--- design/flow/run.sh ---
#!/bin/bash
# the make line also repeats each setting of config.mk as NAME=value (left out here)
make -C /OpenROAD-flow-scripts/flow DESIGN_CONFIG=/design/flow/config.mk WORK_HOME=/design/flow/orfs CLKGATE_MAP_FILE= finish
--- design/flow/config.mk ---
export PLATFORM = sky130hd
export DESIGN_NAME = cpu
export DESIGN_NICKNAME = cpu
export VERILOG_FILES = /design/flow/design.v
export SDC_FILE = /design/flow/constraint.sdc
export NUM_CORES = 4
export LEC_CHECK = 0
export CAP_MARGIN = 20
export CORE_MARGIN = 2
export CORE_UTILIZATION = 10
export SLEW_MARGIN = 20
--- design/flow/constraint.sdc ---
create_clock -name core_clock -period 11.3 [get_ports {clk}]
set_input_delay 2.2600 -clock core_clock [delete_from_list [all_inputs] [get_ports {clk}]]
set_output_delay 2.2600 -clock core_clock [all_outputs]
set_load 0.01 [all_outputs]
--- design/flow/design.v ---
module shifter(in, shift, out);
  input [15:0] in;
  input [1:0] shift;
  output reg [15:0] out;
  always @(*) begin
    case(shift)
      2'b00: out = in;   
      2'b01: out = in << 1;   
      2'b10: out = in >> 1;   
      2'b11: out = {in[15], in[15:1]};   
      default: out = {16{1'bx}};    
    endcase
  end
endmodule
module ALU(ain, bin, alu_op, out, status);
  input [15:0] ain, bin;
  input [1:0] alu_op;
  output [15:0] out;
  output [2:0] status;
  ALU_result result(ain, bin, alu_op, out);  
  ALU_status result_status(ain, bin, out, status);  
endmodule
module ALU_result(ain, bin, alu_op, out);
  input [15:0] ain, bin;
  input [1:0] alu_op;
  output reg [15:0] out;
  always @(*) begin
    case(alu_op)
      2'b00: out = ain + bin;   
      2'b01: out = ain - bin;   
      2'b10: out = ain & bin;   
      2'b11: out = ~bin;        
      default: out = {16{1'bx}};   
    endcase
  end
endmodule
module ALU_status(ain, bin, alu_result, status);
  input [15:0] ain, bin, alu_result;
  output [2:0] status;
  assign status = {ain[15] & bin[15] & ~alu_result[15],   
                   alu_result[15],         
                   alu_result == 16'b0};   
endmodule
module Load_enabled_register(clk, load, in, out);
  parameter width = 16;  
  input clk, load;
  input [width-1:0] in;
  output [width-1:0] out; 
  reg [width-1:0] out;  
  wire[width-1:0] next_out = load ? in : out;
  always @(posedge clk) begin
    out <= next_out;   
  end
endmodule
module Decoder(in, out);
  parameter in_width = 3;
  parameter out_width = 8;
  input [in_width-1:0] in;
  output [out_width-1:0] out;
  wire [out_width-1:0] out = 1 << in; 
endmodule
module MUX_2in_binary(in1, in0, select, out);
  parameter width = 16;   
  input [width-1:0] in1, in0;
  input select;
  output reg [width-1:0] out;
  always @(*) begin
    case(select)
      1'b0: out = in0;
      1'b1: out = in1;
      default: out = {width{1'bx}};   
    endcase
  end
endmodule
module MUX_4in_binary(in3, in2, in1, in0, select, out);
  parameter width = 16;   
  input [width-1:0] in3, in2, in1, in0;
  input [1:0] select;
  output reg [width-1:0] out;
  always @(*) begin
    case(select)
      2'b00: out = in0;
      2'b01: out = in1;
      2'b10: out = in2;
      2'b11: out = in3;
      default: out = {width{1'bx}};   
    endcase
  end
endmodule
module MUX_8in(in7, in6, in5, in4, in3, in2, in1, in0, select, out);
  parameter width = 16;  
  input [width-1:0] in7, in6, in5, in4, in3, in2, in1, in0;
  input [7:0] select;
  output reg [width-1:0] out;
  always @(*) begin
    case(select)
      8'b00000001: out = in0;
      8'b00000010: out = in1;
      8'b00000100: out = in2;
      8'b00001000: out = in3;
      8'b00010000: out = in4;
      8'b00100000: out = in5;
      8'b01000000: out = in6;
      8'b10000000: out = in7;
      default: out = {width{1'bx}};  
    endcase
  end
endmodule
module Register_file(clk, data_in, write, writenum, readnum, data_out);
  input clk, write;   
  input [2:0] writenum, readnum;   
  input [15:0] data_in;  
  output [15:0] data_out;  
  wire [7:0] decoded_writenum;
  Decoder #(3, 8) decoder_write(writenum, decoded_writenum);
  wire [15:0] R0, R1, R2, R3, R4, R5, R6, R7; 
  Load_enabled_register #(16) R0_reg(clk, write & decoded_writenum[0], data_in, R0);
  Load_enabled_register #(16) R1_reg(clk, write & decoded_writenum[1], data_in, R1);
  Load_enabled_register #(16) R2_reg(clk, write & decoded_writenum[2], data_in, R2);
  Load_enabled_register #(16) R3_reg(clk, write & decoded_writenum[3], data_in, R3);
  Load_enabled_register #(16) R4_reg(clk, write & decoded_writenum[4], data_in, R4);
  Load_enabled_register #(16) R5_reg(clk, write & decoded_writenum[5], data_in, R5);
  Load_enabled_register #(16) R6_reg(clk, write & decoded_writenum[6], data_in, R6);
  Load_enabled_register #(16) R7_reg(clk, write & decoded_writenum[7], data_in, R7);
  wire [7:0] decoded_readnum;
  Decoder #(3, 8) decoder_read(readnum, decoded_readnum);
  MUX_8in #(16) output_multiplexer(R7, R6, R5, R4, R3, R2, R1, R0, decoded_readnum, data_out);
endmodule
module datapath(clk,  
                readnum, vsel, loada, loadb,   
                shift, asel, bsel, ALUop, loadc, loads, sximm5,  
                writenum, write, sximm8, mdata, PC,  
                status, datapath_out  
              );
   input clk, write, asel, bsel, loada, loadb, loadc, loads;
   input [2:0] readnum, writenum;
   input [1:0] ALUop, shift, vsel;
   input [15:0] mdata, sximm8, sximm5;
   input [7:0] PC;
   output [2:0] status;
   output [15:0] datapath_out;  
   wire [15:0] reg_data_in;   
   wire [15:0] reg_data_out;
   Register_file REGFILE(clk, reg_data_in, write, writenum, readnum, reg_data_out);
   wire [15:0] pipeline_reg_A_out, pipeline_reg_B_out;
   Load_enabled_register #(16) pipeline_reg_A(clk, loada, reg_data_out, pipeline_reg_A_out);
   Load_enabled_register #(16) pipeline_reg_B(clk, loadb, reg_data_out, pipeline_reg_B_out);
   wire [15:0] pipeline_reg_B_out_shifted;
   shifter shift_reg_B(pipeline_reg_B_out, shift, pipeline_reg_B_out_shifted);
   wire [15:0] source_operand_A_out, source_operand_B_out;
   MUX_2in_binary source_operand_A(16'b0, pipeline_reg_A_out, asel, source_operand_A_out);
   MUX_2in_binary source_operand_B(sximm5, pipeline_reg_B_out_shifted, bsel, source_operand_B_out);
   wire [15:0] alu_out;
   wire[2:0] alu_status;
   ALU alu_block(source_operand_A_out, source_operand_B_out, ALUop, alu_out, alu_status);
   Load_enabled_register #(3) status_register(clk, loads, alu_status, status);
   Load_enabled_register #(16) pipeline_reg_C(clk, loadc, alu_out, datapath_out);
   MUX_4in_binary writeback_mux(mdata, sximm8, {8'b0, PC}, datapath_out, vsel, reg_data_in);
endmodule
module vDFF(clk,D,Q);
  parameter n=1;
  input clk;
  input [n-1:0] D;
  output [n-1:0] Q;
  reg [n-1:0] Q;
  always @(posedge clk)
    Q <= D;
endmodule
module cpu(clk,reset,s,load,in,out,N,V,Z,w);
  input clk, reset, s, load;
  input [15:0] in;
  output [15:0] out;
  output N, V, Z, w;
  wire [15:0] inst_reg_out;
  Load_enabled_register #(16) instruction_register(clk, load, in, inst_reg_out);
  wire [2:0] nsel, opcode, readnum, writenum;
  wire [1:0] op, ALUop, shift;
  wire [15:0] sximm5, sximm8;
  Inst_dec instruction_decoder(inst_reg_out, nsel, opcode, op, ALUop, sximm5, sximm8, shift, readnum, writenum);
  wire [1:0] vsel;
  wire loada, loadb, asel, bsel, loadc, loads, write; 
  Controller datapath_controller(clk, s, reset, opcode, op, w, loada, loadb, loadc, loads, asel, bsel, vsel, nsel, write);
  datapath DP(.clk(clk),  
                .readnum(readnum), .vsel(vsel), .loada(loada), .loadb(loadb),   
                .shift(shift), .asel(asel), .bsel(bsel), .ALUop(ALUop), .loadc(loadc), .loads(loads), .sximm5(sximm5),  
                .writenum(writenum), .write(write), .sximm8(sximm8), .mdata(16'b0), .PC(8'b0),  
                .status({V, N, Z}), .datapath_out(out)  
              );
endmodule
module Inst_dec(inst_reg, nsel, opcode, op, ALUop, sximm5, sximm8, shift, readnum, writenum);
  input [15:0] inst_reg;
  input [2:0] nsel;
  output [2:0] opcode, readnum, writenum;
  output [1:0] op, ALUop, shift;
  output [15:0] sximm5, sximm8;
  assign opcode = inst_reg[15:13];
  assign op = inst_reg[12:11];
  assign ALUop = op;  
  assign sximm5 = { {11{inst_reg[4]}}, inst_reg[4:0] };   
  assign sximm8 = { {8{inst_reg[7]}}, inst_reg[7:0] };    
  assign shift = inst_reg[4:3];
  assign readnum = (nsel == 3'b001) ? inst_reg[10:8]   
                 : (nsel == 3'b010) ? inst_reg[7:5]    
                 : (nsel == 3'b100) ? inst_reg[2:0]    
                 : 3'bxxx;
  assign writenum = readnum;
endmodule
module Controller(clk, s, reset, opcode, op, w, loada, loadb, loadc, loads, asel, bsel, vsel, nsel, write);
  input clk, s, reset;
  input [2:0] opcode;
  input [1:0] op;
  output w, loada, loadb, loadc, loads, asel, bsel, write;
  output [2:0] nsel;
  output [1:0] vsel;
  wire [2:0] present_state, next_state;
  wire [2:0] next_state_reset = reset ? 3'b000 : next_state;
  reg [15:0] next;
  vDFF #(3) clk_state(clk, next_state_reset, present_state);
  always @(*) begin
    casex({s, opcode, op, present_state})
      {6'b0xxxxx, 3'b000}: next = {3'b000, 13'b1000000000000};   
      {6'b1xxxxx, 3'b000}: next = {3'b001, 13'b1000000000000};  
      {6'bx11010, 3'b001}: next = {3'b101, 13'b0};  
      {6'bx10101, 3'b001}, {6'bx101x0, 3'b001}: next = {3'b010, 13'b0};  
      {6'bx11000, 3'b001}, {6'bx10111, 3'b001}: next = {3'b011, 13'b0};  
      {6'bxxxxxx, 3'b010}: next = {3'b011, 13'b0100000000010};  
      {6'bxxxxxx, 3'b011}: next = {3'b100, 13'b0010000001000};  
      {6'bx11000, 3'b100}: next = {3'b101, 13'b0001010000000};  
      {6'bx10111, 3'b100}, {6'bx101x0, 3'b100}: next = {3'b101, 13'b0001000000000};  
      {6'bx10101, 3'b100}: next = {3'b000, 13'b0000100000000};  
      {6'bx11010, 3'b101}: next = {3'b000, 13'b0000000100011};  
      {6'bxxxxxx, 3'b101}: next = {3'b000, 13'b0000000000101};  
      default: next = {16{1'bx}};
   endcase
  end
  assign {next_state, w, loada, loadb, loadc, loads, asel, bsel, vsel, nsel, write} = next;
endmodule
==> flow_metrics.env, run 1 <==
# yosys + openroad results
export IMPL_port_buffers=39
export IMPL_cp_arrival_ps=5900
export IMPL_combPwrFrac=0.177
export IMPL_path_buffers=1
export IMPL_worstPathRequired_ps=11360
export IMPL_grt_overflow=0
export IMPL_hold_class="reg -> reg"
export IMPL_netlist_instances=794
export IMPL_ff2ff_path_depth=16
export IMPL_setup_tns_final_ps=0
export IMPL_insertion_delay_ps=430
export IMPL_grt_pass1_wl_um=40300
export IMPL_grt_pass1_vias=6398
export IMPL_ys_top_logic_family="simple AND/OR/NAND/NOR gates"
export IMPL_synth_top_cells_by_area="edfxtp_1, nand2_1, mux4_2, mux2i_1, a21oi_1"
export IMPL_clk_pin_slew_ps=70
export IMPL_layout_setup_ws_ps=5460
export IMPL_whs_ps=628
export IMPL_mux_share=0.0747
export IMPL_p_sw_frac=0.271
export IMPL_rr_startpoint="instruction_register.out[11]"
export IMPL_p_sw_uw=467
export IMPL_worstSetupEndpoint="DP.REGFILE.R0_reg.out[12]"
export IMPL_postCtsSetupRepairBufs=0
export IMPL_slowest_delay_ps=830
export IMPL_yosys_stat_seqShare=0.592
export IMPL_warnings=28
export IMPL_vias=6526
export IMPL_netlist_top_cell_by_area="edfxtp_1"
export IMPL_rsz0062_at_grt="no"
export IMPL_cts_buffer_depth=2
export IMPL_area_delta_synth_final_pct=25.1
export IMPL_r2r_slack_ps=6240
export IMPL_ys_warn_count=9
export IMPL_max_freq_mhz=171
export IMPL_cts_buffers=17
export IMPL_fin_skew_ps=10.1
export IMPL_power_top_group="sequential cells"
export IMPL_period_needed_ps=5840
export IMPL_dp_hpwl_um=19600
export IMPL_drt_first_pass_iters=5
export IMPL_ys_cells=794
export IMPL_vias_per_cell=3.07
export IMPL_num_io_pins=40
export IMPL_clkPwrFrac=0.335
export IMPL_route_final_wire_length_um=26700
export IMPL_finalMaxSlewViolations=0
export IMPL_internal_power_uw=1260
export IMPL_path_max_fanout=40
export IMPL_drt_iter0_markers=585
export IMPL_cts_resized=0
export IMPL_cts_root_buf="clkbuf_16"
export IMPL_flop_area_mm2=0.00592
export IMPL_cp_cell_sequence="clkdlybuf4s50_1, o221a_2, o2111ai_1, nor4_2, mux2i_1, o21a_2, nand2_1, nor2_2"
export IMPL_cap_violations=0
export IMPL_xor_share=0.0289
export IMPL_seq_cell_power_uw=842
export IMPL_fin_nets=861
export IMPL_vdd_drop_max_uv=96.7
export IMPL_ys_flops=198
export IMPL_ff_type="edfxtp_1"
export IMPL_cts_htree_levels=4
export IMPL_core_area_mm2=0.0987
export IMPL_cp_top_family="simple AND/OR/NAND/NOR gates"
export IMPL_logic_area_mm2=0.00383
export IMPL_hold_depth=1
export IMPL_grt_max_degree=46
export IMPL_synth_distinct_cells=89
export IMPL_outcome="complete, no violations"
export IMPL_cp_slowest_cell="o21a_2"
export IMPL_wl_per_cell_um=12.5
export IMPL_dieArea_mm2=0.102
export IMPL_async_flop_share=0
export IMPL_synth_nets=830
export IMPL_worstSetupPathDepth=8
export IMPL_r2r_end="DP.status_register.out[0]"
export IMPL_synth_adder_area_share=0.0218
export IMPL_finalCritPeriodShare=0.517
export IMPL_core_util_floorplan=0.101
export IMPL_antenna_found_initial=1
export IMPL_place_ws_ps=4930
export IMPL_fillers=11100
export IMPL_setup_viol=0
export IMPL_tritoncts="built"
export IMPL_die_x_um=320
export IMPL_drc=0
export IMPL_ys_chip_area_mm2=0.00998
export IMPL_path_class="in -> reg"
export IMPL_most_common_cell="edfxtp_1"
export IMPL_yosysTopAreaCellShare=0.586
export IMPL_relSlewSlack=0.324
export IMPL_whs_endpoint="DP.pipeline_reg_A.out[11]"
export IMPL_grt_total_usage=0.0522
export IMPL_top_cells_by_count="edfxtp_1, nand2_1, nor2_1"
export IMPL_pwr_share_seq=0.488
export IMPL_p_leak_uw=0.00394
export IMPL_edf_count=195
export IMPL_cts_sinks=198
export IMPL_antenna_left=0
export IMPL_ys_sh_aoi=0.122
export IMPL_power_density_mw_per_mm2=138
export IMPL_tightest_slew_ps=1010
export IMPL_total_power_uw=1730
export IMPL_netlist_area_mm2=0.00998
export IMPL_postCtsHoldBufs=0
export IMPL_rows=115
export IMPL_die_h_um=320
export IMPL_startpoint="s"
export IMPL_min_from="DP.REGFILE.R0_reg.out[11]"
export IMPL_clock_power_uw=578
export IMPL_powerComb_uw=306
export IMPL_finalHoldViolations=0
export IMPL_simple_gate_area_frac=0.134
export IMPL_critPathCaptureType="flip-flop"
export IMPL_place_congestion=0.787
export IMPL_synth_area_per_cell_um2=12.6
export IMPL_crit_path_start_kind="input pin"
-- cell type report --
type | count | area share
tap | 1287 | 0.129
multi-input combinational | 539 | 0.307
antenna | 1 | 0.000200
timing repair buffer | 56 | 0.0415
sequential | 198 | 0.474
inverter | 13 | 0.00391
clock inverter | 14 | 0.0106
clock buffer | 18 | 0.0344
-- stage by stage --
step	utilization	instance area, um2	instances
2_1_floorplan	-	9980	794
4_1_cts	0.126	12500	2125
5_1_grt	0.126	12500	2125
3_3_place_gp	0.121	11900	2093
6_report	0.127	12500	2126
3_5_place_dp	0.121	11900	2093
-- metal layers --
metal / GRT usage / routed length, um / up-vias
met1: 0.0686 / 12600 / 3242
met2: 0.0828 / 12200 / 163
met5: 0 / 0 / -
li1: - / - / 3099
met4: 0.0146 / 327 / 0
met3: 0.0154 / 1560 / 22
==> run 2: changes to the inputs <==
- ABC_AREA: default -> 1
- CORE_ASPECT_RATIO: default -> 0.5
- CORE_UTILIZATION: 10 -> 72
- CTS_CLUSTER_DIAMETER: default -> 400
- CTS_CLUSTER_SIZE: default -> 98
- SETUP_SLACK_MARGIN: default -> 0.73
- TNS_END_PERCENT: default -> 5
- clock period: 11.3 -> 3.34 ns (I/O delays scaled with it)
==> run 2 against run 1 <==
Effect of this change: the flow now stops in global routing; synthesized area is 0.98% higher; die size is 85% lower; synthesized cell count is 31% higher.
==> flow_metrics.env, run 2 <==
# yosys + openroad results
export IMPL_synth_adder_area_share=0.0206
export IMPL_dieArea_mm2=0.0150
export IMPL_ys_cells=1037
export IMPL_cts_htree_levels=4
export IMPL_error="[ERROR GRT-0232] Routing congestion too high. Check the congestion heatmap in the GUI."
export IMPL_grt_overflow=881
export IMPL_die_h_um=87.7
export IMPL_outcome="aborted with a tool error"
export IMPL_edf_count=195
export IMPL_place_congestion=0.957
export IMPL_core_area_mm2=0.0136
export IMPL_netlist_top_cell_by_area="edfxtp_1"
export IMPL_die_x_um=171
export IMPL_core_util_floorplan=0.740
export IMPL_ys_sh_aoi=0.0669
export IMPL_synth_top_cells_by_area="edfxtp_1, nand2_1, inv_1, nor2_1, nand3_1"
export IMPL_num_io_pins=40
export IMPL_simple_gate_area_frac=0.237
export IMPL_rows=30
export IMPL_most_common_cell="nand2_1"
export IMPL_xor_share=0.00608
export IMPL_cts_buffers=17
export IMPL_cts_buffer_depth=2
export IMPL_async_flop_share=0
export IMPL_dp_hpwl_um=19900
export IMPL_synth_nets=1073
export IMPL_ys_top_logic_family="simple AND/OR/NAND/NOR gates"
export IMPL_netlist_area_mm2=0.0101
export IMPL_ff_type="edfxtp_1"
export IMPL_yosysTopAreaCellShare=0.581
export IMPL_ys_flops=198
export IMPL_grt_total_usage=1.01
export IMPL_port_buffers=39
export IMPL_synth_area_per_cell_um2=9.72
export IMPL_ys_warn_count=9
export IMPL_netlist_instances=1037
export IMPL_ys_chip_area_mm2=0.0101
export IMPL_synth_distinct_cells=47
export IMPL_cts_root_buf="clkbuf_16"
export IMPL_place_ws_ps=-108
export IMPL_yosys_stat_seqShare=0.587
export IMPL_mux_share=0
export IMPL_top_cells_by_count="nand2_1, edfxtp_1, inv_1"
export IMPL_cts_sinks=198
export IMPL_stop_stage="global routing"
-- run 2: routing by layer --
layer | GRT usage | overflow
met2 | 1.16 | 489
met3 | 0.885 | 55
met4 | 1.13 | 256
met5 | 0.730 | 9
met1 | 0.945 | 72
-- run 2: per-stage QoR --
step / hold WS, ps / instances / power, uW / area, um2
2_1_floorplan: 529 / 1037 / 3720 / 10200
3_5_place_dp: 588 / 1323 / 4220 / 11400
4_1_cts: 635 / 1362 / 6430 / 12300
3_3_place_gp: 548 / 1323 / 4150 / 11400
-- run 2: repair_timing --
action                                  4_1_cts
resized                                      58
pin swaps                                    22
endpoints found under the hold margin         0
endpoints found under the setup margin      183
setup buffers                                 6
cloned                                        1
hold buffers                                  0
==> run 3: changes to the inputs <==
- ABC_AREA: 1 -> 0
- CORE_ASPECT_RATIO: 0.5 -> default
- CORE_UTILIZATION: 72 -> 67
- CTS_CLUSTER_DIAMETER: 400 -> default
- CTS_CLUSTER_SIZE: 98 -> 66
- GPL_TIMING_DRIVEN: default -> 1
- MIN_ROUTING_LAYER: default -> met1
- PLACE_DENSITY_LB_ADDON: default -> 0.07
- SETUP_SLACK_MARGIN: 0.73 -> 0.72
- TNS_END_PERCENT: 5 -> default
- clock period: 3.34 -> 5.42 ns (I/O delays scaled with it)
==> run 3 against run 2 <==
Effect of this change: synthesized area fell by 0.97%; the run now finishes clean; die size up 5.8%; synthesized cell count fell by 23%.
==> flow_metrics.env, run 3 <==
# yosys + openroad results
export IMPL_outcome="complete, no violations"
export IMPL_clk_pin_slew_ps=70
export IMPL_cp_arrival_ps=4610
export IMPL_power_density_mw_per_mm2=326
export IMPL_cts_buffers=17
export IMPL_area_delta_synth_final_pct=12.9
export IMPL_cts_htree_levels=4
export IMPL_finalCritPeriodShare=0.821
export IMPL_rr_startpoint="instruction_register.out[13]"
export IMPL_antenna_found_initial=0
export IMPL_synth_top_cells_by_area="edfxtp_1, nand2_1, mux4_2, mux2i_1, a21oi_1"
export IMPL_cp_cell_sequence="nand4bb_2, or3_4, and2_1, ha_1, nor2b_1, o21ai_0, nand2b_1, a22oi_1, o221ai_2, o31ai_4, o211ai_2, a21o_1, o311ai_1, nor4b_2"
export IMPL_ys_sh_aoi=0.122
export IMPL_internal_power_uw=2650
export IMPL_grt_max_degree=45
export IMPL_ff2ff_path_depth=14
export IMPL_cts_buffer_depth=2
export IMPL_ys_flops=198
export IMPL_die_x_um=126
export IMPL_port_buffers=39
export IMPL_layout_setup_ws_ps=969
export IMPL_path_class="reg -> reg"
export IMPL_p_leak_uw=0.00404
export IMPL_top_layer="met4"
export IMPL_path_max_fanout=11
export IMPL_clkPwrFrac=0.340
export IMPL_most_common_cell="edfxtp_1"
export IMPL_combPwrFrac=0.181
export IMPL_ys_warn_count=9
export IMPL_met3WireLength_um=1550
export IMPL_cts_root_buf="clkbuf_16"
export IMPL_relSlewSlack=0.357
export IMPL_worstSetupEndpoint="DP.status_register.out[0]"
export IMPL_power_top_group="sequential cells"
export IMPL_tightest_slew_ps=964
export IMPL_cp_slowest_cell="o311ai_1"
export IMPL_yosysTopAreaCellShare=0.586
export IMPL_synth_nets=830
export IMPL_p_sw_uw=1020
export IMPL_synth_distinct_cells=89
export IMPL_worstSetupPathDepth=14
export IMPL_critPathCaptureType="flip-flop"
export IMPL_cts_sinks=198
export IMPL_worstPathRequired_ps=5580
export IMPL_rsz0062_at_grt="no"
export IMPL_slowest_delay_ps=600
export IMPL_setup_tns_final_ps=0
export IMPL_rows=44
export IMPL_vias_per_cell=6.68
export IMPL_whs_endpoint="DP.pipeline_reg_B.out[11]"
export IMPL_powerComb_uw=664
export IMPL_clock_power_uw=1250
export IMPL_ys_cells=794
export IMPL_netlist_top_cell_by_area="edfxtp_1"
export IMPL_p_sw_frac=0.277
export IMPL_synth_adder_area_share=0.0218
export IMPL_xor_share=0.0289
export IMPL_setup_viol=0
export IMPL_async_flop_share=0
export IMPL_place_congestion=0.895
export IMPL_max_freq_mhz=225
export IMPL_wl_met2_um=11500
export IMPL_drt_iter0_markers=860
export IMPL_hold_class="reg -> reg"
export IMPL_r2r_slack_ps=970
export IMPL_dieArea_mm2=0.0159
export IMPL_drt_met1_wl_um=9590
export IMPL_antenna_left=0
export IMPL_drt_first_pass_iters=5
export IMPL_vdd_drop_max_uv=291
export IMPL_tritoncts="built"
export IMPL_finalMaxSlewViolations=0
export IMPL_post_route_util=0.775
export IMPL_die_h_um=126
export IMPL_min_from="DP.REGFILE.R0_reg.out[11]"
export IMPL_netlist_instances=794
export IMPL_ys_top_logic_family="simple AND/OR/NAND/NOR gates"
export IMPL_total_power_uw=3670
export IMPL_grt_total_usage=0.299
export IMPL_fin_skew_ps=16.5
export IMPL_core_util_floorplan=0.687
export IMPL_top_cells_by_count="edfxtp_1, nand2_1, nor2_1"
export IMPL_ys_chip_area_mm2=0.00998
export IMPL_finalHoldViolations=0
export IMPL_yosys_stat_seqShare=0.592
export IMPL_seq_cell_power_uw=1760
export IMPL_grt_pass1_wl_um=36500
export IMPL_insertion_delay_ps=430
export IMPL_simple_gate_area_frac=0.134
export IMPL_dp_hpwl_um=15900
export IMPL_crit_path_start_kind="flip-flop"
export IMPL_cp_top_family="AND-OR/OR-AND gates"
export IMPL_vias=6925
export IMPL_edf_count=195
export IMPL_fin_nets=875
export IMPL_cap_violations=0
export IMPL_r2r_end="DP.status_register.out[0]"
export IMPL_grt_overflow=0
export IMPL_mux_share=0.0747
export IMPL_synth_area_per_cell_um2=12.6
export IMPL_place_ws_ps=524
export IMPL_core_area_mm2=0.0145
export IMPL_num_io_pins=40
export IMPL_path_buffers=0
export IMPL_pwr_share_seq=0.479
export IMPL_drc=0
export IMPL_startpoint="instruction_register.out[13]"
export IMPL_wl_per_cell_um=22.5
export IMPL_grt_pass1_vias=6739
export IMPL_netlist_area_mm2=0.00998
export IMPL_warnings=28
export IMPL_route_final_wire_length_um=23400
export IMPL_period_needed_ps=4450
export IMPL_ff_type="edfxtp_1"
export IMPL_hold_depth=1
export IMPL_antennaDiodeCount=0
## run 3: cell type report
class                      count  area (um2)
timing repair buffer          69         627
clock buffer                  18         429
fill                         867        3260
clock inverter                14         163
inverter                      13        48.8
tap                          184         230
sequential                   198        5920
multi-input combinational    540        3850
## run 3: timing repair
action,CTS,global route
cloned,0,1
gates resized,2,9
buffers inserted,0,2
setup endpoints to repair,1,32
hold buffers,0,0
pin swaps,0,2
## run 3: layer usage
layer / vias to the layer above / global-route usage
li1: 3118 / -
met1: 3396 / 0.421
met2: 362 / 0.483
met3: 49 / 0.0412
met4: 0 / 0.118
met5: - / 0
## run 3: per-stage QoR
stage          area [um2]  hold slack, ps  cells
3_3_place_gp        10600             586   1001
2_1_floorplan        9980             543    794
6_report            11300             613   1036
3_5_place_dp        10600             573   1001
5_1_grt             11300             678   1036
4_1_cts             11200             609   1033
==> run 4: changes to the inputs <==
- CAP_MARGIN: 20 -> 0
- CELL_PAD_IN_SITES_DETAIL_PLACEMENT: default -> 1
- CELL_PAD_IN_SITES_GLOBAL_PLACEMENT: default -> 3
- CORE_MARGIN: 2 -> 8
- CORE_UTILIZATION: 67 -> 49
- CTS_CLUSTER_SIZE: 66 -> 100
- GPL_ROUTABILITY_DRIVEN: default -> 1
- GPL_TIMING_DRIVEN: 1 -> 0
- MIN_ROUTING_LAYER: met1 -> met2
- PLACE_DENSITY_LB_ADDON: 0.07 -> 0.21
- SETUP_SLACK_MARGIN: 0.72 -> -0.13
- TNS_END_PERCENT: default -> 95
- clock period: 5.42 -> 6.59 ns (I/O delays scaled with it)
==> run 4 against run 3 <==
Effect of this change: clock power fell by about 20%; sequential share of layout area fell by 0.75 points; via count rose by 35%; synthesized cell count did not move; wire length rose by 23%; non-clock buffer count rose by 22; worst hold slack improved by 29 ps; first-iteration DRC count rose by 110%; critical endpoint unchanged.
==> flow_metrics.env, run 4 <==
# yosys + openroad results
export IMPL_async_flop_share=0
export IMPL_core_area_mm2=0.0201
export IMPL_tritoncts="built"
export IMPL_cts_buffer_depth=2
export IMPL_dp_cells=1111
export IMPL_max_freq_mhz=167
export IMPL_seq_cell_power_uw=1440
export IMPL_fin_skew_ps=15.3
export IMPL_clock_power_uw=1060
export IMPL_ys_top_logic_family="simple AND/OR/NAND/NOR gates"
export IMPL_total_power_uw=3100
export IMPL_top_cells_by_count="edfxtp_1, nand2_1, nor2_1"
export IMPL_dieArea_mm2=0.0252
export IMPL_synth_adder_area_share=0.0218
export IMPL_antenna_found_initial=0
export IMPL_combPwrFrac=0.194
export IMPL_p_leak_uw=0.00404
export IMPL_ff_type="edfxtp_1"
export IMPL_ys_flops=198
export IMPL_edf_count=195
export IMPL_clkPwrFrac=0.341
export IMPL_cts_buffers=17
export IMPL_powerComb_uw=600
export IMPL_finalCritPeriodShare=0.906
export IMPL_grt_pass1_vias=10700
export IMPL_finalHoldViolations=0
export IMPL_critPathCaptureType="flip-flop"
export IMPL_ys_chip_area_mm2=0.00998
export IMPL_rows=52
export IMPL_dpl_cell_area_mm2=0.0108
export IMPL_worstSetupEndpoint="DP.status_register.out[0]"
export IMPL_setup_viol=0
export IMPL_stdcell_area_mm2=0.0114
export IMPL_path_class="reg -> reg"
export IMPL_netlist_top_cell_by_area="edfxtp_1"
export IMPL_synth_distinct_cells=89
export IMPL_dp_hpwl_um=21000
export IMPL_cp_arrival_ps=6230
export IMPL_warnings=28
export IMPL_period_needed_ps=5970
export IMPL_die_x_um=159
export IMPL_place_congestion=0.853
export IMPL_fin_nets=896
export IMPL_internal_power_uw=2190
export IMPL_grt_met3_usage=0.433
export IMPL_ys_cells=794
export IMPL_insertion_delay_ps=440
export IMPL_route_final_wire_length_um=28700
export IMPL_path_max_fanout=10
export IMPL_most_common_cell="edfxtp_1"
export IMPL_synth_nets=830
export IMPL_path_buffers=4
export IMPL_p_sw_frac=0.294
export IMPL_r2r_slack_ps=620
export IMPL_netlist_area_mm2=0.00998
export IMPL_finalMaxSlewViolations=0
export IMPL_r2r_end="DP.status_register.out[0]"
export IMPL_netlist_instances=794
export IMPL_ys_warn_count=9
export IMPL_grt_overflow=0
export IMPL_yosysTopAreaCellShare=0.586
export IMPL_cp_cell_sequence="buf_2, nand4bb_1, or3_4, buf_2, clkbuf_1, nand2_1, ha_1, inv_1, fa_1, a21o_1, maj3_1, a22oi_1, nor4b_1, nor3_2, o2111ai_1, a2111oi_0, nand4bb_1, nor4b_2"
export IMPL_tightest_slew_ps=1150
export IMPL_grt_max_degree=21
export IMPL_rr_startpoint="instruction_register.out[11]"
export IMPL_hold_class="reg -> reg"
export IMPL_synth_area_per_cell_um2=12.6
export IMPL_rsz0062_at_grt="no"
export IMPL_area_delta_synth_final_pct=14.5
export IMPL_cts_sinks=198
export IMPL_vias=9363
export IMPL_cts_root_buf="clkbuf_16"
export IMPL_p_sw_uw=911
export IMPL_outcome="complete, no violations"
export IMPL_drt_iter0_markers=1799
export IMPL_port_buffers=39
export IMPL_grtUsageMet2=0.438
export IMPL_postCtsHoldBufs=0
export IMPL_ff2ff_path_depth=18
export IMPL_antennaDiodeCount=0
export IMPL_min_from="DP.REGFILE.R0_reg.out[11]"
export IMPL_vias_per_cell=8.19
export IMPL_wl_per_cell_um=25.1
export IMPL_layout_setup_ws_ps=616
export IMPL_clk_pin_slew_ps=80
export IMPL_crit_path_start_kind="flip-flop"
export IMPL_cts_resized=0
export IMPL_die_h_um=159
export IMPL_cp_top_family="simple AND/OR/NAND/NOR gates"
export IMPL_startpoint="instruction_register.out[11]"
export IMPL_power_density_mw_per_mm2=271
export IMPL_hold_depth=1
export IMPL_place_ws_ps=874
export IMPL_antenna_left=0
export IMPL_mux_share=0.0747
export IMPL_power_top_group="sequential cells"
export IMPL_worstPathRequired_ps=6840
export IMPL_drt_first_pass_iters=8
export IMPL_simple_gate_area_frac=0.134
export IMPL_xor_share=0.0289
export IMPL_whs_endpoint="DP.pipeline_reg_A.out[11]"
export IMPL_num_io_pins=40
export IMPL_core_util_floorplan=0.497
export IMPL_relSlewSlack=0.226
export IMPL_yosys_stat_seqShare=0.592
export IMPL_synth_top_cells_by_area="edfxtp_1, nand2_1, mux4_2, mux2i_1, a21oi_1"
export IMPL_postCtsSetupRepairBufs=0
export IMPL_drc=0
export IMPL_vdd_drop_max_uv=186
export IMPL_slowest_delay_ps=590
export IMPL_ys_sh_aoi=0.122
export IMPL_cp_slowest_cell="a2111oi_0"
export IMPL_grt_busiest_layer="met2"
export IMPL_fin_cells=1143
export IMPL_worstSetupPathDepth=18
export IMPL_cap_violations=0
export IMPL_grt_total_usage=0.345
export IMPL_pwr_share_seq=0.466
export IMPL_cts_htree_levels=4
export IMPL_use_met1=0
export IMPL_grt_pass1_wl_um=44600
run 4: metal layers:
metal  up-vias  wire (um)
met5         -          0
met4         0       2180
met3       269      11000
met2      2788      15500
met1      3166          0
li1       3140          -
run 4: area by class of cell:
class / count / area [um2]
inverters: 13 / 48.8
repair buffers: 47 / 469
clock inverters: 15 / 183
clock buffers: 17 / 425
fillers: 2009 / 8670
plain buffers: 44 / 215
well taps: 270 / 338
flip-flops and latches: 198 / 5920
multi-input cells: 539 / 3830
run 4: stage by stage:
| stage | TNS (ps) | hold slack, ps | util |
|---|---|---|---|
| final | 0 | 643 | 0.569 |
| after global routing | 0 | 663 | 0.569 |
| after global placement | -11000 | 604 | 0.533 |
| after detailed placement | 0 | 615 | 0.538 |
| after floorplan | 0 | 543 | - |
| after CTS | 0 | 643 | 0.568 |
==> run 5: changes to the inputs <==
- ABC_AREA: 0 -> default
- CAP_MARGIN: 0 -> 30
- CELL_PAD_IN_SITES_DETAIL_PLACEMENT: 1 -> 2
- CELL_PAD_IN_SITES_GLOBAL_PLACEMENT: 3 -> default
- CORE_UTILIZATION: 49 -> 69
- CTS_CLUSTER_DIAMETER: default -> 394
- CTS_CLUSTER_SIZE: 100 -> 87
- GPL_TIMING_DRIVEN: 0 -> default
- MAX_ROUTING_LAYER: default -> met4
- MIN_ROUTING_LAYER: met2 -> default
- PLACE_DENSITY_LB_ADDON: 0.21 -> 0.3
- SETUP_SLACK_MARGIN: -0.13 -> 1.97
- TNS_END_PERCENT: 95 -> 65
- clock period: 6.59 -> 7.8 ns (I/O delays scaled with it)
==> run 5 against run 4 <==
Effect of this change: the run now fails in detailed placement; synthesized area unchanged; die size down 26%; synthesized cell count unchanged.
==> flow_metrics.env, run 5 <==
# yosys + openroad results
export IMPL_ys_cells=794
export IMPL_die_h_um=136
export IMPL_synth_top_cells_by_area="edfxtp_1, nand2_1, mux4_2, mux2i_1, a21oi_1"
export IMPL_synth_nets=830
export IMPL_core_area_mm2=0.0143
export IMPL_most_common_cell="edfxtp_1"
export IMPL_synth_adder_area_share=0.0218
export IMPL_yosysTopAreaCellShare=0.586
export IMPL_ys_warn_count=9
export IMPL_dieArea_mm2=0.0186
export IMPL_mux_share=0.0747
export IMPL_async_flop_share=0
export IMPL_ff_type="edfxtp_1"
export IMPL_yosys_stat_seqShare=0.592
export IMPL_simple_gate_area_frac=0.134
export IMPL_num_io_pins=40
export IMPL_top_cells_by_count="edfxtp_1, nand2_1, nor2_1"
export IMPL_synth_distinct_cells=89
export IMPL_ys_sh_aoi=0.122
export IMPL_synth_area_per_cell_um2=12.6
export IMPL_stop_stage="detailed placement"
export IMPL_ys_top_logic_family="simple AND/OR/NAND/NOR gates"
export IMPL_place_congestion=0.887
export IMPL_core_util_floorplan=0.698
export IMPL_error="[ERROR DPL-0033] detailed placement checks failed during check placement."
export IMPL_ys_flops=198
export IMPL_netlist_instances=794
export IMPL_rows=44
export IMPL_netlist_top_cell_by_area="edfxtp_1"
export IMPL_edf_count=195
export IMPL_die_x_um=136
export IMPL_ys_chip_area_mm2=0.00998
export IMPL_netlist_area_mm2=0.00998
export IMPL_outcome="aborted with a tool error"
export IMPL_port_buffers=39
export IMPL_xor_share=0.0289
==> run 5: per-stage QoR <==
stage                   total power (uW)  hold slack, ps  std cells  cell area, um2  worst slack, ps
after floorplan                     1570             543        794            9980             2840
after global placement              1660             601        990           10500             2020
==> run 6: changes to the inputs <==
- ABC_AREA: default -> 1
- CAP_MARGIN: 30 -> 20
- CELL_PAD_IN_SITES_DETAIL_PLACEMENT: 2 -> default
- CORE_MARGIN: 8 -> 2
- CORE_UTILIZATION: 69 -> 70
- CTS_CLUSTER_DIAMETER: 394 -> default
- CTS_CLUSTER_SIZE: 87 -> 72
- GPL_ROUTABILITY_DRIVEN: 1 -> default
- MAX_ROUTING_LAYER: met4 -> default
- PLACE_DENSITY_LB_ADDON: 0.3 -> default
- SETUP_SLACK_MARGIN: 1.97 -> -0.19
- TNS_END_PERCENT: 65 -> default
- clock period: 7.8 -> 3.24 ns (I/O delays scaled with it)
==> run 6 against run 5 <==
Effect of this change: now fails the layout checks on negative setup slack; synthesized cell count grew 31%; synthesized area rose by 0.98%; die size down 17%.
==> flow_metrics.env, run 6 <==
# yosys + openroad results
export IMPL_outcome="complete, but fails checks"
export IMPL_so_violations="negative setup slack"
export IMPL_cts_htree_levels=4
export IMPL_ys_top_logic_family="simple AND/OR/NAND/NOR gates"
export IMPL_area_delta_synth_final_pct=25.6
export IMPL_yosys_stat_seqShare=0.587
export IMPL_finalHoldViolations=0
export IMPL_drt_first_pass_iters=8
export IMPL_die_x_um=124
export IMPL_min_from="DP.REGFILE.R0_reg.out[8]"
export IMPL_ff2ff_path_depth=23
export IMPL_clkPwrFrac=0.313
export IMPL_rsz0062_at_grt="yes"
export IMPL_finalMaxSlewViolations=0
export IMPL_rr_startpoint="instruction_register.out[4]"
export IMPL_cp_arrival_ps=4060
export IMPL_r2r_end="DP.status_register.out[0]"
export IMPL_p_sw_frac=0.314
export IMPL_period_needed_ps=3750
export IMPL_vias_per_cell=6.52
export IMPL_drt_iter0_markers=1764
export IMPL_relSlewSlack=0.304
export IMPL_rows=43
export IMPL_worstSetupPathDepth=23
export IMPL_cts_root_buf="clkbuf_16"
export IMPL_grt_pass1_vias=8581
export IMPL_cap_violations=0
export IMPL_place_congestion=0.883
export IMPL_ys_warn_count=9
export IMPL_dieArea_mm2=0.0154
export IMPL_clock_power_uw=2080
export IMPL_path_buffers=4
export IMPL_mux_share=0
export IMPL_simple_gate_area_frac=0.237
export IMPL_setup_viol=28
export IMPL_ys_flops=198
export IMPL_synth_adder_area_share=0.0206
export IMPL_fin_skew_ps=10.8
export IMPL_layout_setup_ws_ps=-509
export IMPL_power_top_group="sequential cells"
export IMPL_netlist_top_cell_by_area="edfxtp_1"
export IMPL_whs_ps=590
export IMPL_xor_share=0.00608
export IMPL_crit_path_start_kind="flip-flop"
export IMPL_fillers=541
export IMPL_cts_buffer_depth=2
export IMPL_wl_per_cell_um=22.4
export IMPL_clk_pin_slew_ps=80
export IMPL_cts_sinks=198
export IMPL_antenna_left=0
export IMPL_crit_top_cell="nor2_1"
export IMPL_place_ws_ps=-349
export IMPL_vias=9085
export IMPL_ys_chip_area_mm2=0.0101
export IMPL_startpoint="instruction_register.out[4]"
export IMPL_async_flop_share=0
export IMPL_cp_slowest_cell="edfxtp_1"
export IMPL_synth_nets=1073
export IMPL_power_density_mw_per_mm2=526
export IMPL_p_leak_uw=0.00541
export IMPL_tritoncts="built"
export IMPL_powerComb_uw=1600
export IMPL_edf_count=195
export IMPL_pwr_share_seq=0.446
export IMPL_ys_cells=1037
export IMPL_netlist_area_mm2=0.0101
export IMPL_hold_class="reg -> reg"
export IMPL_route_final_wire_length_um=31200
export IMPL_slowest_delay_ps=520
export IMPL_combPwrFrac=0.241
export IMPL_dp_hpwl_um=19100
export IMPL_grt_overflow=0
export IMPL_drc=0
export IMPL_port_buffers=39
export IMPL_insertion_delay_ps=450
export IMPL_whs_endpoint="DP.pipeline_reg_A.out[8]"
export IMPL_r2r_slack_ps=-510
export IMPL_p_sw_uw=2090
export IMPL_max_freq_mhz=267
export IMPL_path_class="reg -> reg"
export IMPL_path_max_fanout=5
export IMPL_vdd_drop_max_uv=521
export IMPL_seq_cell_power_uw=2970
export IMPL_ff_type="edfxtp_1"
export IMPL_most_common_cell="nand2_1"
export IMPL_fin_nets=1235
export IMPL_critPathCaptureType="flip-flop"
export IMPL_synth_top_cells_by_area="edfxtp_1, nand2_1, inv_1, nor2_1, nand3_1"
export IMPL_cts_buffers=17
export IMPL_grt_total_usage=0.393
export IMPL_top_cells_by_count="nand2_1, edfxtp_1, inv_1"
export IMPL_hold_depth=2
export IMPL_tightest_slew_ps=1030
export IMPL_cp_top_family="simple AND/OR/NAND/NOR gates"
export IMPL_netlist_instances=1037
export IMPL_core_area_mm2=0.0140
export IMPL_core_util_floorplan=0.721
export IMPL_worstSetupEndpoint="DP.status_register.out[0]"
export IMPL_die_h_um=124
export IMPL_synth_area_per_cell_um2=9.72
export IMPL_synth_distinct_cells=47
export IMPL_internal_power_uw=4560
export IMPL_antenna_found_initial=0
export IMPL_grt_pass1_wl_um=44200
export IMPL_worstPathRequired_ps=3550
export IMPL_cp_cell_sequence="buf_6, nor2_4, nand2_2, nand2_2, inv_2, ha_4, buf_4, nor2_4, xnor2_2, ha_4, nand3b_1, and2_1, nand3b_1, buf_4, nand3_2, nand3_1, nor2_1, nand3_1, nor2_1, nand3_1, nor2_1, nand3_2, nor2_1"
export IMPL_ys_sh_aoi=0.0669
export IMPL_yosysTopAreaCellShare=0.581
export IMPL_grt_max_degree=27
export IMPL_num_io_pins=40
export IMPL_finalCritPeriodShare=1.16
export IMPL_warnings=32
run 6: layer usage:
metal	track usage	share of wire	wire (um)	vias to the layer above
met5	0	0	0	-
met3	0.0792	0.12	3760	248
met2	0.645	0.48	15000	878
li1	-	-	-	3848
met1	0.499	0.33	10400	4111
met4	0.205	0.064	2000	0
run 6: stage by stage:
stage	total power (uW)	std cells	cell area, um2	utilization	setup TNS (ps)
6_report	6650	1393	12700	0.905	-3570
5_1_grt	6800	1392	12700	0.905	-8470
4_1_cts	6410	1381	12200	0.875	-609
3_5_place_dp	4370	1346	11600	0.829	-3260
3_3_place_gp	4320	1346	11600	0.829	-474
2_1_floorplan	3820	1037	10100	-	-6880
run 6: area by class of cell:
cell class                 count  area (um2)  share of cell area
antenna                        1        2.50            0.000198
sequential                   198        5920               0.467
clock inverter                13         135              0.0107
tap                          180         225              0.0178
inverter                     179         682              0.0539
multi-input combinational    633        3740               0.295
clock buffer                  19         433              0.0342
timing repair buffer         170        1530               0.121
run 6: what timing repair did:
item                       CTS  global route
setup buffers                4            12
setup endpoints to repair    4            14
resized                     16            83
pin swaps                   14            49
cloned                       0             0
hold endpoints to repair     0             0
hold buffers                 0             0
==> run 7: changes to the inputs <==
- ABC_AREA: 1 -> default
- CAP_MARGIN: 20 -> 0
- CELL_PAD_IN_SITES_DETAIL_PLACEMENT: default -> 1
- CELL_PAD_IN_SITES_GLOBAL_PLACEMENT: default -> 2
- CORE_MARGIN: 2 -> 8
- CORE_UTILIZATION: 70 -> 48
- CTS_CLUSTER_DIAMETER: default -> 188
- CTS_CLUSTER_SIZE: 72 -> default
- GPL_ROUTABILITY_DRIVEN: default -> 0
- HOLD_SLACK_MARGIN: default -> -0.1
- MAX_ROUTING_LAYER: default -> met4
- MIN_ROUTING_LAYER: default -> met2
- SETUP_SLACK_MARGIN: -0.19 -> default
- TNS_END_PERCENT: default -> 35
- clock period: 3.24 -> 10.0 ns (I/O delays scaled with it)
==> run 7 against run 6 <==
Effect of this change: now clean on timing, DRC and antenna; cell count fell by 20%; first-iteration DRC count fell by 6.7%; largest power group unchanged; final area fell by 11%; global-route usage fell by 7.2 points; critical path depth fell by 14; combinational power fell by 77%.
==> flow_metrics.env, run 7 <==
# yosys + openroad results
export IMPL_dieArea_mm2=0.0257
export IMPL_cts_htree_levels=4
export IMPL_most_common_cell="edfxtp_1"
export IMPL_p_sw_uw=577
export IMPL_combPwrFrac=0.185
export IMPL_ff_type="edfxtp_1"
export IMPL_p_sw_frac=0.290
export IMPL_cap_violations=0
export IMPL_path_buffers=2
export IMPL_core_area_mm2=0.0203
export IMPL_area_delta_synth_final_pct=12.6
export IMPL_grt_max_degree=46
export IMPL_seq_cell_power_uw=952
export IMPL_synth_adder_area_share=0.0218
export IMPL_postCtsHoldBufs=0
export IMPL_finalCritPeriodShare=0.554
export IMPL_drc=0
export IMPL_clkPwrFrac=0.336
export IMPL_yosysTopAreaCellShare=0.586
export IMPL_wl_per_cell_um=23.5
export IMPL_clock_power_uw=668
export IMPL_layout_setup_ws_ps=4460
export IMPL_num_io_pins=40
export IMPL_grt_pass1_wl_um=40800
export IMPL_ys_flops=198
export IMPL_postCtsSetupRepairBufs=0
export IMPL_edf_count=195
export IMPL_cts_root_buf="clkbuf_16"
export IMPL_outcome="complete, no violations"
export IMPL_min_from="DP.REGFILE.R0_reg.out[3]"
export IMPL_worstPathRequired_ps=10050
export IMPL_netlist_area_mm2=0.00998
export IMPL_cp_slowest_cell="and2_1"
export IMPL_place_ws_ps=3960
export IMPL_synth_nets=830
export IMPL_port_buffers=39
export IMPL_cp_arrival_ps=5590
export IMPL_xor_share=0.0289
export IMPL_grt_overflow=0
export IMPL_startpoint="s"
export IMPL_cp_top_family="simple AND/OR/NAND/NOR gates"
export IMPL_finalMaxSlewViolations=0
export IMPL_dp_hpwl_um=18300
export IMPL_tritoncts="built"
export IMPL_netlist_top_cell_by_area="edfxtp_1"
export IMPL_path_class="in -> reg"
export IMPL_worstSetupEndpoint="DP.REGFILE.R6_reg.out[3]"
export IMPL_grt_total_usage=0.321
export IMPL_pwr_share_seq=0.479
export IMPL_power_top_group="sequential cells"
export IMPL_rr_startpoint="instruction_register.out[11]"
export IMPL_antennaDiodeCount=0
export IMPL_die_h_um=160
export IMPL_ys_warn_count=9
export IMPL_simple_gate_area_frac=0.134
export IMPL_ys_chip_area_mm2=0.00998
export IMPL_path_max_fanout=18
export IMPL_async_flop_share=0
export IMPL_whs_endpoint="DP.pipeline_reg_B.out[3]"
export IMPL_p_leak_uw=0.00397
export IMPL_core_util_floorplan=0.492
export IMPL_drt_first_pass_iters=6
export IMPL_critPathCaptureType="flip-flop"
export IMPL_vias_per_cell=8.12
export IMPL_yosys_stat_seqShare=0.592
export IMPL_cp_cell_sequence="clkdlybuf4s50_1, o221a_2, o2111ai_1, nor4_2, mux2i_1, o21ai_1, buf_4, nor2_1, and2_1"
export IMPL_grt_pass1_vias=10300
export IMPL_r2r_end="DP.status_register.out[0]"
export IMPL_fin_nets=863
export IMPL_antenna_found_initial=0
export IMPL_period_needed_ps=5540
export IMPL_route_final_wire_length_um=26100
export IMPL_power_density_mw_per_mm2=177
export IMPL_crit_path_start_kind="input pin"
export IMPL_drt_iter0_markers=1645
export IMPL_ys_cells=794
export IMPL_netlist_instances=794
export IMPL_top_cells_by_count="edfxtp_1, nand2_1, nor2_1"
export IMPL_synth_area_per_cell_um2=12.6
export IMPL_slowest_delay_ps=890
export IMPL_powerComb_uw=368
export IMPL_ff2ff_path_depth=16
export IMPL_vdd_drop_max_uv=132
export IMPL_cts_sinks=198
export IMPL_hold_class="reg -> reg"
export IMPL_finalHoldViolations=0
export IMPL_ys_top_logic_family="simple AND/OR/NAND/NOR gates"
export IMPL_warnings=30
export IMPL_r2r_slack_ps=4790
export IMPL_antenna_left=0
export IMPL_rows=52
export IMPL_hold_depth=1
export IMPL_cts_buffer_depth=2
export IMPL_worstSetupPathDepth=9
export IMPL_setup_viol=0
export IMPL_cts_buffers=17
export IMPL_insertion_delay_ps=440
export IMPL_synth_distinct_cells=89
export IMPL_synth_top_cells_by_area="edfxtp_1, nand2_1, mux4_2, mux2i_1, a21oi_1"
export IMPL_clk_pin_slew_ps=70
export IMPL_relSlewSlack=0.336
export IMPL_vias=9005
export IMPL_max_freq_mhz=181
export IMPL_rsz0062_at_grt="no"
export IMPL_tightest_slew_ps=997
export IMPL_internal_power_uw=1410
export IMPL_fillers=2062
export IMPL_die_x_um=160
export IMPL_setup_tns_final_ps=0
export IMPL_fin_skew_ps=18.2
export IMPL_cts_resized=0
export IMPL_mux_share=0.0747
export IMPL_ys_sh_aoi=0.122
run 7: through the flow:
stage	hold slack (ps)	instances	utilization	total power, uW	area [um2]
floorplan	543	794	-	1220	9980
global placement	571	1077	0.525	1310	10600
detailed placement	637	1077	0.525	1320	10600
CTS	669	1108	0.553	1980	11200
global route	702	1109	0.554	2060	11200
finish	680	1109	0.554	1990	11200
run 7: cell type report:
cell class                      count  area [um2]  area share
Clock buffer                       17         425      0.0378
Clock inverter                     14         154      0.0137
Inverter                           13        48.8     0.00434
Multi-Input combinational cell    539        3830       0.340
Sequential cell                   198        5920       0.526
Tap cell                          270         338      0.0301
Timing Repair Buffer               58         533      0.0474
run 7: metal layers:
layer  GRT usage  wire length [um]  vias up
met5           -                 0        -
met4      0.0544              1620        0
met3       0.403             10400      227
met2       0.381             14000     2603
met1           -                 0     3100
li1            -                 -     3075
==> run 8: changes to the inputs <==
- ABC_AREA: default -> 1
- CAP_MARGIN: 0 -> 20
- CELL_PAD_IN_SITES_DETAIL_PLACEMENT: 1 -> default
- CELL_PAD_IN_SITES_GLOBAL_PLACEMENT: 2 -> default
- CORE_ASPECT_RATIO: default -> 1.41
- CORE_MARGIN: 8 -> 2
- CORE_UTILIZATION: 48 -> 72
- CTS_CLUSTER_DIAMETER: 188 -> 400
- CTS_CLUSTER_SIZE: default -> 98
- GPL_ROUTABILITY_DRIVEN: 0 -> default
- HOLD_SLACK_MARGIN: -0.1 -> default
- MAX_ROUTING_LAYER: met4 -> default
- MIN_ROUTING_LAYER: met2 -> default
- PLACE_DENSITY: default -> 0.38
- TNS_END_PERCENT: 35 -> default
- clock period: 10.0 -> 3.27 ns (I/O delays scaled with it)
==> run 8 against run 7 <==
Effect of this change: the layout now fails its checks (negative setup slack); largest cell class unchanged; critical endpoint is now DP.status_register.out[0]; wire length up 54%; critical path depth increased by 14; synthesized area is 0.98% higher; worst hold slack got worse by 86 ps; highest routed layer unchanged; largest power group unchanged; synthesized cell count up 31%; critical path type is now reg -> reg; first-iteration DRC count is 18% higher.
==> flow_metrics.env, run 8 <==
# yosys + openroad results
export IMPL_path_buffers=3
export IMPL_finalCritPeriodShare=1.26
export IMPL_internal_power_uw=4540
export IMPL_p_sw_uw=2320
export IMPL_grt_overflow=0
export IMPL_clock_power_uw=2160
export IMPL_antennaDiodeCount=0
export IMPL_hold_class="reg -> reg"
export IMPL_crit_path_start_kind="flip-flop"
export IMPL_yosys_stat_seqShare=0.587
export IMPL_cp_cell_sequence="buf_6, nor2_4, nand2_2, nand2_2, inv_2, ha_4, nor2_1, xnor2_1, ha_1, nand2_1, inv_2, nor3_1, a21oi_1, nand2_1, nor3_2, nand3_1, nor2_1, nand3_1, nor2_2, nand3_2, nor2_2, nand3_2, nor2_2"
export IMPL_ys_warn_count=9
export IMPL_so_violations="negative setup slack"
export IMPL_pwr_share_seq=0.430
export IMPL_vias_per_cell=7.31
export IMPL_insertion_delay_ps=450
export IMPL_slowest_delay_ps=500
export IMPL_edf_count=195
export IMPL_rsz0062_at_grt="yes"
export IMPL_hold_depth=2
export IMPL_rr_startpoint="instruction_register.out[3]"
export IMPL_rows=51
export IMPL_period_needed_ps=4110
export IMPL_antenna_found_initial=0
export IMPL_grt_total_usage=0.450
export IMPL_max_freq_mhz=243
export IMPL_drc=0
export IMPL_tritoncts="built"
export IMPL_worstSetupEndpoint="DP.status_register.out[0]"
export IMPL_synth_adder_area_share=0.0206
export IMPL_fin_nets=1241
export IMPL_netlist_area_mm2=0.0101
export IMPL_worstPathRequired_ps=3580
export IMPL_combPwrFrac=0.254
export IMPL_r2r_end="DP.status_register.out[0]"
export IMPL_cp_top_family="simple AND/OR/NAND/NOR gates"
export IMPL_layout_setup_ws_ps=-837
export IMPL_path_class="reg -> reg"
export IMPL_r2r_slack_ps=-840
export IMPL_cts_root_buf="clkbuf_16"
export IMPL_num_io_pins=40
export IMPL_drt_iter0_markers=1948
export IMPL_synth_nets=1073
export IMPL_area_delta_synth_final_pct=26.6
export IMPL_dp_hpwl_um=19200
export IMPL_place_congestion=1.01
export IMPL_ys_sh_aoi=0.0669
export IMPL_core_area_mm2=0.0137
export IMPL_ff_type="edfxtp_1"
export IMPL_synth_distinct_cells=47
export IMPL_most_common_cell="nand2_1"
export IMPL_die_h_um=145
export IMPL_ys_top_logic_family="simple AND/OR/NAND/NOR gates"
export IMPL_outcome="complete, but fails checks"
export IMPL_stdcell_area_mm2=0.0128
export IMPL_grt_pass1_wl_um=50500
export IMPL_wl_per_cell_um=28.8
export IMPL_grt_pass1_vias=9134
export IMPL_relSlewSlack=0.139
export IMPL_critPathCaptureType="flip-flop"
export IMPL_grtUsageMet2=0.774
export IMPL_route_final_wire_length_um=40300
export IMPL_cts_htree_levels=4
export IMPL_ff2ff_path_depth=23
export IMPL_grt_max_degree=26
export IMPL_port_buffers=39
export IMPL_synth_area_per_cell_um2=9.72
export IMPL_dpl_cell_area_mm2=0.0116
export IMPL_whs_endpoint="DP.pipeline_reg_B.out[10]"
export IMPL_clk_pin_slew_ps=90
export IMPL_top_cells_by_count="nand2_1, edfxtp_1, inv_1"
export IMPL_simple_gate_area_frac=0.237
export IMPL_drt_first_pass_iters=35
export IMPL_die_x_um=104
export IMPL_netlist_instances=1037
export IMPL_tightest_slew_ps=1280
export IMPL_async_flop_share=0
export IMPL_yosysTopAreaCellShare=0.581
export IMPL_vias=10200
export IMPL_cts_sinks=198
export IMPL_p_sw_frac=0.338
export IMPL_min_from="DP.REGFILE.R0_reg.out[10]"
export IMPL_finalHoldViolations=0
export IMPL_vdd_drop_max_uv=527
export IMPL_netlist_top_cell_by_area="edfxtp_1"
export IMPL_setup_viol=46
export IMPL_seq_cell_power_uw=2950
export IMPL_startpoint="instruction_register.out[3]"
export IMPL_p_leak_uw=0.00544
export IMPL_grt_busiest_layer="met2"
export IMPL_antenna_left=0
export IMPL_core_util_floorplan=0.735
export IMPL_xor_share=0.00608
export IMPL_use_met1=0.502
export IMPL_ys_flops=198
export IMPL_crit_top_cell="nor2_2"
export IMPL_cap_violations=0
export IMPL_grt_met3_usage=0.0892
export IMPL_clkPwrFrac=0.316
export IMPL_power_top_group="sequential cells"
export IMPL_ys_chip_area_mm2=0.0101
export IMPL_fin_skew_ps=19.3
export IMPL_path_max_fanout=4
export IMPL_total_power_uw=6860
export IMPL_warnings=34
export IMPL_cp_slowest_cell="edfxtp_1"
export IMPL_mux_share=0
export IMPL_finalMaxSlewViolations=0
export IMPL_powerComb_uw=1740
export IMPL_cts_buffer_depth=2
export IMPL_ys_cells=1037
export IMPL_cts_buffers=17
export IMPL_power_density_mw_per_mm2=537
export IMPL_worstSetupPathDepth=23
export IMPL_synth_top_cells_by_area="edfxtp_1, nand2_1, inv_1, nor2_1, nand3_1"
export IMPL_fillers=447
export IMPL_cp_arrival_ps=4420
export IMPL_dieArea_mm2=0.0150
[run 8: timing repair]
action                     4_1_cts  5_1_grt
buffers inserted                10       15
hold buffers                     0        0
setup endpoints to repair       45       68
gates cloned                     0        0
resized                         26       81
pin swaps                       15       45
[run 8: metrics by stage]
step           std cells  setup slack, ps   util  hold WS [ps]  TNS, ps
2_1_floorplan       1037            -52.1      -           529    -1380
3_3_place_gp        1346             -126  0.844           547     -131
3_5_place_dp        1346             -145  0.844           557    -2500
4_1_cts             1387            -78.6  0.897           609    -85.0
5_1_grt             1402            -1110  0.930           614   -12760
6_report            1402             -837  0.930           595    -7100
[run 8: cell type report]
class / count / area [um2] / area share
inverters: 179 / 684 / 0.0536
multi-input cells: 633 / 3750 / 0.294
clock inverters: 14 / 163 / 0.0127
repair buffers: 176 / 1590 / 0.124
clock buffers: 17 / 425 / 0.0333
flip-flops and latches: 198 / 5920 / 0.464
well taps: 185 / 231 / 0.0181
[run 8: routing by layer]
layer  wire [um]  up-vias
met5           0        -
met4        5260        0
met3        6130      555
met2       17800     1345
met1       11200     4492
li1            -     3852
==> run 9: changes to the inputs <==
- CAP_MARGIN: 20 -> 0
- CELL_PAD_IN_SITES_GLOBAL_PLACEMENT: default -> 2
- CORE_ASPECT_RATIO: 1.41 -> default
- CORE_UTILIZATION: 72 -> 59
- CTS_CLUSTER_DIAMETER: 400 -> default
- CTS_CLUSTER_SIZE: 98 -> default
- GPL_TIMING_DRIVEN: default -> 0
- MIN_ROUTING_LAYER: default -> met2
- PLACE_DENSITY: 0.38 -> default
- SETUP_SLACK_MARGIN: default -> 0.23
- TNS_END_PERCENT: default -> 65
- clock period: 3.27 -> 3.42 ns (I/O delays scaled with it)
==> run 9 against run 8 <==
Effect of this change: the flow now stops in global placement without I/O; die size is 21% higher; synthesized area is the same; synthesized cell count did not move.
==> flow_metrics.env, run 9 <==
# yosys + openroad results
export IMPL_outcome="aborted with a tool error"
export IMPL_stop_stage="global placement without I/O"
export IMPL_error="[ERROR GPL-0301] Utilization 104.041 % exceeds 100%."
export IMPL_ys_chip_area_mm2=0.0101
export IMPL_ff_type="edfxtp_1"
export IMPL_netlist_top_cell_by_area="edfxtp_1"
export IMPL_core_util_floorplan=0.606
export IMPL_synth_nets=1073
export IMPL_die_h_um=135
export IMPL_dieArea_mm2=0.0181
export IMPL_yosys_stat_seqShare=0.587
export IMPL_most_common_cell="nand2_1"
export IMPL_ys_warn_count=9
export IMPL_synth_adder_area_share=0.0206
export IMPL_xor_share=0.00608
export IMPL_ys_flops=198
export IMPL_edf_count=195
export IMPL_rows=47
export IMPL_synth_top_cells_by_area="edfxtp_1, nand2_1, inv_1, nor2_1, nand3_1"
export IMPL_simple_gate_area_frac=0.237
export IMPL_yosysTopAreaCellShare=0.581
export IMPL_synth_area_per_cell_um2=9.72
export IMPL_die_x_um=135
export IMPL_core_area_mm2=0.0166
export IMPL_ys_cells=1037
export IMPL_async_flop_share=0
export IMPL_netlist_area_mm2=0.0101
export IMPL_ys_sh_aoi=0.0669
export IMPL_ys_top_logic_family="simple AND/OR/NAND/NOR gates"
export IMPL_netlist_instances=1037
export IMPL_mux_share=0
export IMPL_top_cells_by_count="nand2_1, edfxtp_1, inv_1"
export IMPL_synth_distinct_cells=47
==> run 10: changes to the inputs <==
- ABC_AREA: 1 -> default
- CAP_MARGIN: 0 -> 20
- CELL_PAD_IN_SITES_GLOBAL_PLACEMENT: 2 -> default
- CORE_UTILIZATION: 59 -> 72
- CTS_CLUSTER_DIAMETER: default -> 397
- CTS_CLUSTER_SIZE: default -> 19
- GPL_TIMING_DRIVEN: 0 -> default
- MIN_ROUTING_LAYER: met2 -> default
- PLACE_DENSITY_LB_ADDON: default -> 0.15
- SETUP_SLACK_MARGIN: 0.23 -> -0.33
- TNS_END_PERCENT: 65 -> default
- clock period: 3.42 -> 3.91 ns (I/O delays scaled with it)
==> run 10 against run 9 <==
Effect of this change: the layout now fails its checks (negative setup slack); synthesized area down 0.97%; synthesized cell count down 23%; die size down 18%.
==> flow_metrics.env, run 10 <==
# yosys + openroad results
export IMPL_outcome="complete, but fails checks"
export IMPL_so_violations="negative setup slack"
export IMPL_rows=43
export IMPL_port_buffers=39
export IMPL_dieArea_mm2=0.0148
export IMPL_layout_setup_ws_ps=-112
export IMPL_cp_arrival_ps=4300
export IMPL_ff2ff_path_depth=17
export IMPL_cap_violations=0
export IMPL_clkPwrFrac=0.340
export IMPL_pwr_share_seq=0.452
export IMPL_whs_endpoint="DP.pipeline_reg_A.out[11]"
export IMPL_cts_buffers=17
export IMPL_cp_slowest_cell="edfxtp_1"
export IMPL_xor_share=0.0289
export IMPL_route_final_wire_length_um=28800
export IMPL_grt_pass1_vias=7680
export IMPL_top_layer="met4"
export IMPL_drt_iter0_markers=1233
export IMPL_p_leak_uw=0.00439
export IMPL_vias_per_cell=7.17
export IMPL_r2r_slack_ps=-110
export IMPL_powerComb_uw=1120
export IMPL_ys_sh_aoi=0.122
export IMPL_path_max_fanout=5
export IMPL_ys_cells=794
export IMPL_worstSetupEndpoint="DP.status_register.out[0]"
export IMPL_clock_power_uw=1830
export IMPL_netlist_area_mm2=0.00998
export IMPL_area_delta_synth_final_pct=18.8
export IMPL_r2r_end="DP.status_register.out[0]"
export IMPL_startpoint="instruction_register.out[4]"
export IMPL_cts_sinks=198
export IMPL_grt_total_usage=0.404
export IMPL_ys_top_logic_family="simple AND/OR/NAND/NOR gates"
export IMPL_cts_buffer_depth=2
export IMPL_mux_share=0.0747
export IMPL_rr_startpoint="instruction_register.out[4]"
export IMPL_p_sw_frac=0.287
export IMPL_netlist_top_cell_by_area="edfxtp_1"
export IMPL_vdd_drop_max_uv=433
export IMPL_finalCritPeriodShare=1.03
export IMPL_fin_skew_ps=14.2
export IMPL_seq_cell_power_uw=2440
export IMPL_cts_htree_levels=4
export IMPL_edf_count=195
export IMPL_period_needed_ps=4020
export IMPL_insertion_delay_ps=440
export IMPL_async_flop_share=0
export IMPL_die_h_um=122
export IMPL_antennaDiodeCount=0
export IMPL_grt_pass1_wl_um=43900
export IMPL_num_io_pins=40
export IMPL_die_x_um=122
export IMPL_synth_area_per_cell_um2=12.6
export IMPL_vias=7877
export IMPL_combPwrFrac=0.208
export IMPL_cts_root_buf="clkbuf_16"
export IMPL_ys_warn_count=9
export IMPL_critPathCaptureType="flip-flop"
export IMPL_max_freq_mhz=249
export IMPL_synth_nets=830
export IMPL_synth_distinct_cells=89
export IMPL_warnings=30
export IMPL_internal_power_uw=3850
export IMPL_synth_top_cells_by_area="edfxtp_1, nand2_1, mux4_2, mux2i_1, a21oi_1"
export IMPL_met3WireLength_um=3420
export IMPL_power_top_group="sequential cells"
export IMPL_place_congestion=0.932
export IMPL_stdcell_area_mm2=0.0119
export IMPL_crit_path_start_kind="flip-flop"
export IMPL_dp_hpwl_um=17500
export IMPL_min_from="DP.REGFILE.R0_reg.out[11]"
export IMPL_simple_gate_area_frac=0.134
export IMPL_power_density_mw_per_mm2=455
export IMPL_ff_type="edfxtp_1"
export IMPL_drt_met1_wl_um=10200
export IMPL_ys_chip_area_mm2=0.00998
export IMPL_place_ws_ps=-358
export IMPL_worstSetupPathDepth=17
export IMPL_rsz0062_at_grt="yes"
export IMPL_tightest_slew_ps=972
export IMPL_fin_nets=942
export IMPL_antenna_left=0
export IMPL_wl_per_cell_um=26.2
export IMPL_synth_adder_area_share=0.0218
export IMPL_slowest_delay_ps=470
export IMPL_post_route_util=0.865
export IMPL_yosys_stat_seqShare=0.592
export IMPL_path_buffers=2
export IMPL_worstPathRequired_ps=4190
export IMPL_drc=0
export IMPL_core_util_floorplan=0.728
export IMPL_grt_overflow=0
export IMPL_wl_met2_um=13900
export IMPL_hold_class="reg -> reg"
export IMPL_drt_first_pass_iters=6
export IMPL_cp_top_family="AND-OR/OR-AND gates"
export IMPL_relSlewSlack=0.345
export IMPL_tritoncts="built"
export IMPL_setup_viol=15
export IMPL_netlist_instances=794
export IMPL_core_area_mm2=0.0137
export IMPL_top_cells_by_count="edfxtp_1, nand2_1, nor2_1"
export IMPL_p_sw_uw=1550
export IMPL_setup_tns_final_ps=-505
export IMPL_finalHoldViolations=0
export IMPL_clk_pin_slew_ps=80
export IMPL_finalMaxSlewViolations=0
export IMPL_hold_depth=1
export IMPL_cp_cell_sequence="buf_4, a22oi_2, ha_1, mux2i_2, ha_1, nor2b_1, o21ai_1, nand2b_1, o21bai_1, o221ai_2, o31ai_4, buf_4, o211ai_2, or2_1, a311oi_2, nand4bb_1, nor4b_2"
export IMPL_yosysTopAreaCellShare=0.586
export IMPL_dpl_cell_area_mm2=0.0112
export IMPL_path_class="reg -> reg"
export IMPL_grt_max_degree=35
export IMPL_ys_flops=198
export IMPL_most_common_cell="edfxtp_1"
export IMPL_antenna_found_initial=0
-- run 10: final cells by class --
| class | instances | area [um2] |
|---|---|---|
| Multi-Input combinational cell | 539 | 3880 |
| Fill cell | 573 | 1850 |
| Inverter | 13 | 48.8 |
| Timing Repair Buffer | 137 | 1180 |
| Sequential cell | 198 | 5920 |
| Tap cell | 180 | 225 |
| Clock buffer | 17 | 425 |
| Clock inverter | 15 | 189 |
-- run 10: per-stage QoR --
stage	std cells	total power, uW	hold WS [ps]
detailed placement	1066	3500	592
CTS	1098	5320	602
floorplan	794	3130	543
global placement	1066	3450	569
global route	1099	5520	641
finish	1099	5390	614
-- run 10: routing by layer --
metal,GRT usage,vias up
li1,-,3260
met1,0.527,3754
met2,0.650,728
met3,0.0932,135
met4,0.190,0
met5,0,-
-- run 10: timing repair --
item	4_1_cts	5_1_grt
buffers inserted	0	4
pin swaps	0	10
hold buffers	0	0
hold endpoints to repair	0	0
endpoints found under the setup margin	1	5
gates resized	1	16
Power is estimated from default activity; no workload was simulated.
